==> inputs of try-lagoon <==
Design top, start of the top module:
module top(
     input wire clk, reset,
     input wire start, si,
     output wire [3:0] an,
     output wire [7:0] sseg
    );
export LEC_CHECK = 0
export ABC_AREA = 0
export CAP_MARGIN = 20
export CELL_PAD_IN_SITES_DETAIL_PLACEMENT = 2
export CELL_PAD_IN_SITES_GLOBAL_PLACEMENT = 0
export CORE_ASPECT_RATIO = 1.74
export CORE_MARGIN = 8
export CORE_UTILIZATION = 26
export CTS_CLUSTER_SIZE = 81
export GPL_ROUTABILITY_DRIVEN = 0
export GPL_TIMING_DRIVEN = 0
export HOLD_SLACK_MARGIN = -0.04
export MIN_ROUTING_LAYER = met2
export SETUP_SLACK_MARGIN = 1.92
export SLEW_MARGIN = 20
export TNS_END_PERCENT = 95
create_clock -name core_clock -period 10.0 [get_ports {clk}]
run.sh (not shown) runs the stock make flow with config.mk's settings and CLKGATE_MAP_FILE=.
==> try-juniper: changes against try-lagoon <==
- ABC_AREA: 0 -> 1
- CELL_PAD_IN_SITES_DETAIL_PLACEMENT: 2 -> unset
- CELL_PAD_IN_SITES_GLOBAL_PLACEMENT: 0 -> unset
- CORE_ASPECT_RATIO: 1.74 -> unset
- CORE_MARGIN: 8 -> 2
- CTS_CLUSTER_SIZE: 81 -> unset
- GPL_ROUTABILITY_DRIVEN: 0 -> unset
- GPL_TIMING_DRIVEN: 0 -> 1
- HOLD_SLACK_MARGIN: -0.04 -> 0.29
- MIN_ROUTING_LAYER: met2 -> unset
- TNS_END_PERCENT: 95 -> unset
==> reports/metrics.cfg <==
[run_status]
status=timing/DRC/antenna clean

[placed_design]
place.port_buffers=15

[global_route]
grt_start_max_net_pins=88
met2_usage_pct=20.1

[setup_path]
critical_path_buf_inv_count=2
cp_top_family=AND-OR/OR-AND gates

[cells_and_area]
nNonClkInverters=263

[detailed_routing]
detail_route.vias_per_cell=4.59

[power_and_ir_drop]
powerDensity_nw_per_um2=158

the above is filed under try-juniper

==> reports/metrics.cfg <==
[run_status]
status=timing/DRC/antenna clean

[placed_design]
place.port_buffers=14

[cells_and_area]
nNonClkInverters=76
register_area_um2=5390

[setup_path]
cp_top_family=buffers and inverters
crit_fanout=10

[global_route]
met2_usage_pct=38.8

[detailed_routing]
detail_route.vias_per_cell=7.66

the above is filed under try-lagoon


========
==> run A: inputs <==
top again, from the RTL that the note above started with.
make LEC_CHECK=0 ABC_AREA=1 CAP_MARGIN=20 CELL_PAD_IN_SITES_DETAIL_PLACEMENT=2 CELL_PAD_IN_SITES_GLOBAL_PLACEMENT=0 CORE_ASPECT_RATIO=1.74 CORE_MARGIN=3 CORE_UTILIZATION=26 CTS_CLUSTER_SIZE=81 GPL_ROUTABILITY_DRIVEN=0 GPL_TIMING_DRIVEN=0 HOLD_SLACK_MARGIN=-0.04 MIN_ROUTING_LAYER=met2 PLACE_DENSITY_LB_ADDON=0.07 SETUP_SLACK_MARGIN=1.92 SLEW_MARGIN=20 TNS_END_PERCENT=95 finish   # period 10.0 ns
==> run M: changes against run A <==
CELL_PAD_IN_SITES_DETAIL_PLACEMENT = default   (was 2)
CELL_PAD_IN_SITES_GLOBAL_PLACEMENT = default   (was 0)
CORE_ASPECT_RATIO = default   (was 1.74)
CORE_MARGIN = 2   (was 3)
CORE_UTILIZATION = 71   (was 26)
CTS_CLUSTER_SIZE = default   (was 81)
GPL_ROUTABILITY_DRIVEN = default   (was 0)
GPL_TIMING_DRIVEN = default   (was 0)
HOLD_SLACK_MARGIN = default   (was -0.04)
MIN_ROUTING_LAYER = default   (was met2)
PLACE_DENSITY_LB_ADDON = 0.17   (was 0.07)
SETUP_SLACK_MARGIN = default   (was 1.92)
TNS_END_PERCENT = default   (was 95)
==> flow/constraint.sdc (replaced) <==
create_clock -name core_clock -period 4.41 [get_ports {clk}]
set_input_delay 0.8820 -clock core_clock [delete_from_list [all_inputs] [get_ports {clk}]]
set_output_delay 0.8820 -clock core_clock [all_outputs]
set_load 0.01 [all_outputs]
==> run Y: changes against run A <==
CELL_PAD_IN_SITES_DETAIL_PLACEMENT = default   (was 2)
CELL_PAD_IN_SITES_GLOBAL_PLACEMENT = default   (was 0)
CORE_ASPECT_RATIO = default   (was 1.74)
CORE_MARGIN = 2   (was 3)
CORE_UTILIZATION = 72   (was 26)
CTS_CLUSTER_DIAMETER = 96   (was default)
CTS_CLUSTER_SIZE = default   (was 81)
GPL_ROUTABILITY_DRIVEN = default   (was 0)
GPL_TIMING_DRIVEN = default   (was 0)
HOLD_SLACK_MARGIN = default   (was -0.04)
MIN_ROUTING_LAYER = default   (was met2)
PLACE_DENSITY = 0.39   (was default)
PLACE_DENSITY_LB_ADDON = default   (was 0.07)
SETUP_SLACK_MARGIN = default   (was 1.92)
TNS_END_PERCENT = default   (was 95)
==> flow/constraint.sdc (replaced) <==
create_clock -name core_clock -period 2.9 [get_ports {clk}]
set_input_delay 0.5800 -clock core_clock [delete_from_list [all_inputs] [get_ports {clk}]]
set_output_delay 0.5800 -clock core_clock [all_outputs]
set_load 0.01 [all_outputs]
==> comparison <==
Of run Y and run A, run Y has the higher critical path depth (gap 2). Against run Y, the utilization of run M is lower by 1.8 points. Against run M, the setup slack of run A is higher by 4300 ps. Register-to-register slack: run M is higher than run Y (1300 ps). Synthesized cell count is the same in run A and run Y. Die size: run Y is smaller than run A (64%). Global-route usage: run A < run M < run Y. Combinational power: run Y is higher than run M (about 60%).

========
==> run C: inputs <==
top again, from the RTL that the note above started with.
make LEC_CHECK=0 CAP_MARGIN=20 CORE_MARGIN=2 CORE_UTILIZATION=40 SLEW_MARGIN=20 finish   # period 4.72 ns
==> run P: changes against run C <==
ABC_AREA = 1   (was unset)
CORE_UTILIZATION = 72   (was 40)
CTS_CLUSTER_SIZE = 10   (was unset)
SETUP_SLACK_MARGIN = 0.26   (was unset)
==> flow/constraint.sdc (replaced) <==
create_clock -name core_clock -period 2.9 [get_ports {clk}]
set_input_delay 0.5800 -clock core_clock [delete_from_list [all_inputs] [get_ports {clk}]]
set_output_delay 0.5800 -clock core_clock [all_outputs]
set_load 0.01 [all_outputs]
==> run D: changes against run C <==
ABC_AREA = 1   (was unset)
CAP_MARGIN = 30   (was 20)
CORE_ASPECT_RATIO = 0.74   (was unset)
CORE_UTILIZATION = 25   (was 40)
GPL_ROUTABILITY_DRIVEN = 0   (was unset)
HOLD_SLACK_MARGIN = 0.19   (was unset)
MAX_ROUTING_LAYER = met4   (was unset)
SETUP_SLACK_MARGIN = -0.08   (was unset)
==> flow/constraint.sdc (replaced) <==
create_clock -name core_clock -period 10.0 [get_ports {clk}]
set_input_delay 2.0000 -clock core_clock [delete_from_list [all_inputs] [get_ports {clk}]]
set_output_delay 2.0000 -clock core_clock [all_outputs]
set_load 0.01 [all_outputs]
==> summary of the runs <==
- Non-clock buffer count, highest first: run P, run C, run D.
- Flip-flop count is the same in run P and run D.
- Worst hold slack: run P < run D < run C.
- The lowest first-iteration DRC count belongs to run C, the highest to run P.
- The highest register-to-register slack belongs to run D, the lowest to run P.
- Between run C and run D, the lower global-route usage is in run D (gap 4.4 points).
- Against run C, the synthesized cell count of run P is higher by 30%.
- The highest power belongs to run P, the lowest to run D.
- Run C passed the timing, design-rule and antenna checks. Run D completed with no timing, DRC or antenna violations. Run P ran to the end with no violations.
==> figures <==
Status: run P complete, no violations; run C complete, no violations; run D complete, no violations
Total length of routed met3 wires: run P 1557 um; run C 833 um; run D 1542 um
Register-to-register setup slack: run P 430 ps; run C 1610 ps; run D 7000 ps
Total number of nets in the final design: run P 1997; run C 1513; run D 1963
Instance area after placement: run P 0.01380 mm2; run C 0.01314 mm2; run D 0.01424 mm2
Area fraction in compound gates after synthesis: run P 0.1733; run C 0.1777; run D 0.1733
Slew @ Worst Pin: run P 680.0 ps; run C 1087 ps; run D 908.7 ps
Flop pwr share: run P 0.470; run C 0.471; run D 0.428
Worst setup path end: run P sseg[2]; run C sseg[3]; run D sseg[3]
PwrDens: run P 537.5 mW/mm2; run C 341.5 mW/mm2; run D 165.1 mW/mm2
Switching power as a share of total power: run P 0.2492; run C 0.2092; run D 0.2488
Floorplan row count: run P 50; run C 65; run D 73
Standard cell core area: run P 0.01852 mm2; run C 0.03139 mm2; run D 0.05352 mm2
Final area over synthesized area: run P 1.1016x; run C 1.1218x; run D 1.1407x
Maximum number of pins on one net before global-route repair: run P 70; run C 127; run D 79
Total Wirelength: run P 31100 um; run C 26640 um; run D 31790 um
Global-route wire length before repair: run P 52720 um; run C 46190 um; run D 54230 um
Critical path fanouts, max: run P 6; run C 11; run D 11

========
==> trial 38: inputs <==
top again, from the RTL that the note above started with.
clock: 3.02 ns
lec_check: 0
cap_margin: 15
cell_pad_in_sites_detail_placement: 0
core_aspect_ratio: 1.59
core_margin: 2
core_utilization: 65
cts_cluster_size: 99
hold_slack_margin: 0.26
max_routing_layer: met5
setup_slack_margin: 0.79
slew_margin: 20
==> build 27: changes against trial 38 <==
==> flow/config.mk (replaced) <==
export PLATFORM = sky130hd
export DESIGN_NAME = top
export DESIGN_NICKNAME = top
export VERILOG_FILES = /design/flow/design.v
export SDC_FILE = /design/flow/constraint.sdc
export NUM_CORES = 4
export LEC_CHECK = 0
export ABC_AREA = 1
export CAP_MARGIN = 20
export CORE_MARGIN = 2
export CORE_UTILIZATION = 72
export CTS_CLUSTER_DIAMETER = 91
export CTS_CLUSTER_SIZE = 15
export PLACE_DENSITY_LB_ADDON = 0.07
export SETUP_SLACK_MARGIN = 0.45
export SLEW_MARGIN = 20
==> flow/constraint.sdc (replaced) <==
create_clock -name core_clock -period 2.9 [get_ports {clk}]
set_input_delay 0.5800 -clock core_clock [delete_from_list [all_inputs] [get_ports {clk}]]
set_output_delay 0.5800 -clock core_clock [all_outputs]
set_load 0.01 [all_outputs]
==> qor summary <==
item                                                                                             trial 38                                 build 27
Data required time of the worst path                                                              2.42 ns                                  2.32 ns
Vias                                                                                                11200                                    12300
Share of power burned in the clock network                                                          49.4%                                    37.4%
Launch point of the worst reg-to-reg path                        top_unit.div_unit.d_reg[10]$_SDFFE_PP0P_  top_unit.div_unit.d_reg[7]$_SDFFE_PP0P_
Taps Inserted                                                                                         231                                      234
Pre-antenna DRT Iters                                                                                   5                                        6
Result of the run                                                              complete, but fails checks                  complete, no violations
Layout check failures                                                                negative setup slack                                        -
Top cell type by instance count after synthesis                                  sky130_fd_sc_hd__dfxtp_1                 sky130_fd_sc_hd__nand2_1
Final Wtd Congestion                                                                                0.821                                    0.923
Post-synth mux share                                                                                6.62%                                       0%
Post-route fraction of the period consumed by the critical path                                      102%                                    93.7%
Total power divided by cell area                                                              473 mW/mm^2                              506 mW/mm^2
Number of instances in the placed design                                                             1677                                     2137
Fraction of met1 tracks used by global routing                                                      31.8%                                    41.8%
Maximum fanout along the worst path                                                                     4                                        6
Total routed wirelength                                                                          34000 um                                 30600 um
Clock network area share                                                                            6.31%                                    4.23%
NumNets Final                                                                                        1599                                     1994
Number of buffers other than clock buffers in the final layout                                        118                                       64
Layout Utilization                                                                                  81.4%                                    79.4%
Final instance area                                                                           0.0156 mm^2                              0.0147 mm^2
Worst setup path start                                                     seg7_unit.q_reg[16]$_SDFF_PP0_           seg7_unit.q_reg[17]$_SDFF_PP0_
Metal2 WL                                                                                        18000 um                                 14500 um
Met2 Usage GRT                                                                                      56.7%                                    51.8%
Number of post-CTS setup repair buffers                                                                54                                       14
Met3 Usage GRT                                                                                      3.43%                                    3.46%

========
==> run a <==
top again, from the RTL that the note above started with.
Settings: LEC_CHECK=0, ABC_AREA=1, CAP_MARGIN=20, CORE_MARGIN=2, CORE_UTILIZATION=71, PLACE_DENSITY_LB_ADDON=0.16, SLEW_MARGIN=20; clock period 4.41 ns.
==> run b (differences from run a) <==
- CAP_MARGIN: 20 -> 15
- CELL_PAD_IN_SITES_DETAIL_PLACEMENT: default -> 0
- CORE_UTILIZATION: 71 -> 72
- CTS_CLUSTER_DIAMETER: default -> 342
- CTS_CLUSTER_SIZE: default -> 15
- MAX_ROUTING_LAYER: default -> met5
- PLACE_DENSITY_LB_ADDON: 0.16 -> 0.06
- SETUP_SLACK_MARGIN: default -> 0.38
==> flow/constraint.sdc (replaced) <==
create_clock -name core_clock -period 2.9 [get_ports {clk}]
set_input_delay 0.5800 -clock core_clock [delete_from_list [all_inputs] [get_ports {clk}]]
set_output_delay 0.5800 -clock core_clock [all_outputs]
set_load 0.01 [all_outputs]
==> run c (differences from run a) <==
- CAP_MARGIN: 20 -> 15
- CELL_PAD_IN_SITES_DETAIL_PLACEMENT: default -> 0
- CORE_ASPECT_RATIO: default -> 0.9
- CORE_UTILIZATION: 71 -> 72
- CTS_CLUSTER_SIZE: default -> 99
- MAX_ROUTING_LAYER: default -> met5
- PLACE_DENSITY: default -> 0.36
- PLACE_DENSITY_LB_ADDON: 0.16 -> default
- SETUP_SLACK_MARGIN: default -> 0.84
==> flow/constraint.sdc (replaced) <==
create_clock -name core_clock -period 2.9 [get_ports {clk}]
set_input_delay 0.5800 -clock core_clock [delete_from_list [all_inputs] [get_ports {clk}]]
set_output_delay 0.5800 -clock core_clock [all_outputs]
set_load 0.01 [all_outputs]
==> run d (differences from run a) <==
- CAP_MARGIN: 20 -> 30
- CORE_ASPECT_RATIO: default -> 0.74
- CORE_UTILIZATION: 71 -> 44
- GPL_ROUTABILITY_DRIVEN: default -> 0
- HOLD_SLACK_MARGIN: default -> 0.19
- MAX_ROUTING_LAYER: default -> met4
- PLACE_DENSITY: default -> 0.35
- PLACE_DENSITY_LB_ADDON: 0.16 -> default
- SLEW_MARGIN: 20 -> 35
==> flow/constraint.sdc (replaced) <==
create_clock -name core_clock -period 3.01 [get_ports {clk}]
set_input_delay 0.6020 -clock core_clock [delete_from_list [all_inputs] [get_ports {clk}]]
set_output_delay 0.6020 -clock core_clock [all_outputs]
set_load 0.01 [all_outputs]
==> summary of the runs <==
Run c finished with negative setup slack left. Run b produced a clean layout. Run d passed the timing, design-rule and antenna checks. Run a completed without violations. Setup slack: run a > run b > run d > run c. Of run c and run a, run c has the higher sequential power (gap 52%, measured against run a). Core utilization: run d < run a < run b < run c. Global-route usage, highest first: run c, run b, run a, run d. In run a the clock power is smaller than in run c, by about 40%. Cell area, highest first: run c, run d, run b, run a. In run c the combinational power is larger than in run b, by about 50%. Flip-flop count is the same in run c and run b. In synthesized cell count, run a and run d do not differ.

========
==> job 9683: inputs <==
Starting RTL as in the previous note.
make LEC_CHECK=0 ABC_AREA=1 CAP_MARGIN=20 CORE_MARGIN=2 CORE_UTILIZATION=71 CTS_CLUSTER_DIAMETER=96 PLACE_DENSITY_LB_ADDON=0.06 SLEW_MARGIN=20 finish   # period 3.47 ns
==> job 2813 (differences from job 9683) <==
==> flow/config.mk (replaced) <==
export PLATFORM = sky130hd
export DESIGN_NAME = top
export DESIGN_NICKNAME = top
export VERILOG_FILES = /design/flow/design.v
export SDC_FILE = /design/flow/constraint.sdc
export NUM_CORES = 4
export LEC_CHECK = 0
export ABC_AREA = 0
export CAP_MARGIN = 0
export CORE_ASPECT_RATIO = 0.92
export CORE_MARGIN = 2
export CORE_UTILIZATION = 72
export CTS_CLUSTER_DIAMETER = 96
export GPL_ROUTABILITY_DRIVEN = 0
export HOLD_SLACK_MARGIN = -0.08
export PLACE_DENSITY = 0.39
export SETUP_SLACK_MARGIN = 0.38
export SLEW_MARGIN = 20
==> flow/constraint.sdc (replaced) <==
create_clock -name core_clock -period 2.9 [get_ports {clk}]
set_input_delay 0.5800 -clock core_clock [delete_from_list [all_inputs] [get_ports {clk}]]
set_output_delay 0.5800 -clock core_clock [all_outputs]
set_load 0.01 [all_outputs]
==> job 5532 (differences from job 9683) <==
--- a/flow/config.mk
+++ b/flow/config.mk
@@ -8,7 +8,11 @@
 export ABC_AREA = 1
 export CAP_MARGIN = 20
+export CELL_PAD_IN_SITES_GLOBAL_PLACEMENT = 1
 export CORE_MARGIN = 2
-export CORE_UTILIZATION = 71
-export CTS_CLUSTER_DIAMETER = 96
-export PLACE_DENSITY_LB_ADDON = 0.06
+export CORE_UTILIZATION = 26
+export GPL_ROUTABILITY_DRIVEN = 0
+export GPL_TIMING_DRIVEN = 1
+export MIN_ROUTING_LAYER = met2
+export SETUP_SLACK_MARGIN = 1.92
 export SLEW_MARGIN = 20
+export TNS_END_PERCENT = 95
==> flow/constraint.sdc (replaced) <==
create_clock -name core_clock -period 10.0 [get_ports {clk}]
set_input_delay 2.0000 -clock core_clock [delete_from_list [all_inputs] [get_ports {clk}]]
set_output_delay 2.0000 -clock core_clock [all_outputs]
set_load 0.01 [all_outputs]
==> results <==
Job 9683 passed the timing, design-rule and antenna checks. Job 5532 completed, yet does not pass: DRC. Job 2813 finished but fails on setup timing.
Sequential power, lowest first: job 5532, job 9683, job 2813.
Against job 2813, the sequential share of layout area of job 5532 is lower by 1.4 points.
Clock power, lowest first: job 5532, job 9683, job 2813.
In job 2813 the global-route usage is higher than in job 5532, by 10 points.
Via count, lowest first: job 2813, job 9683, job 5532.
Power figures rest on the tool's default switching activity, not on a simulated workload.
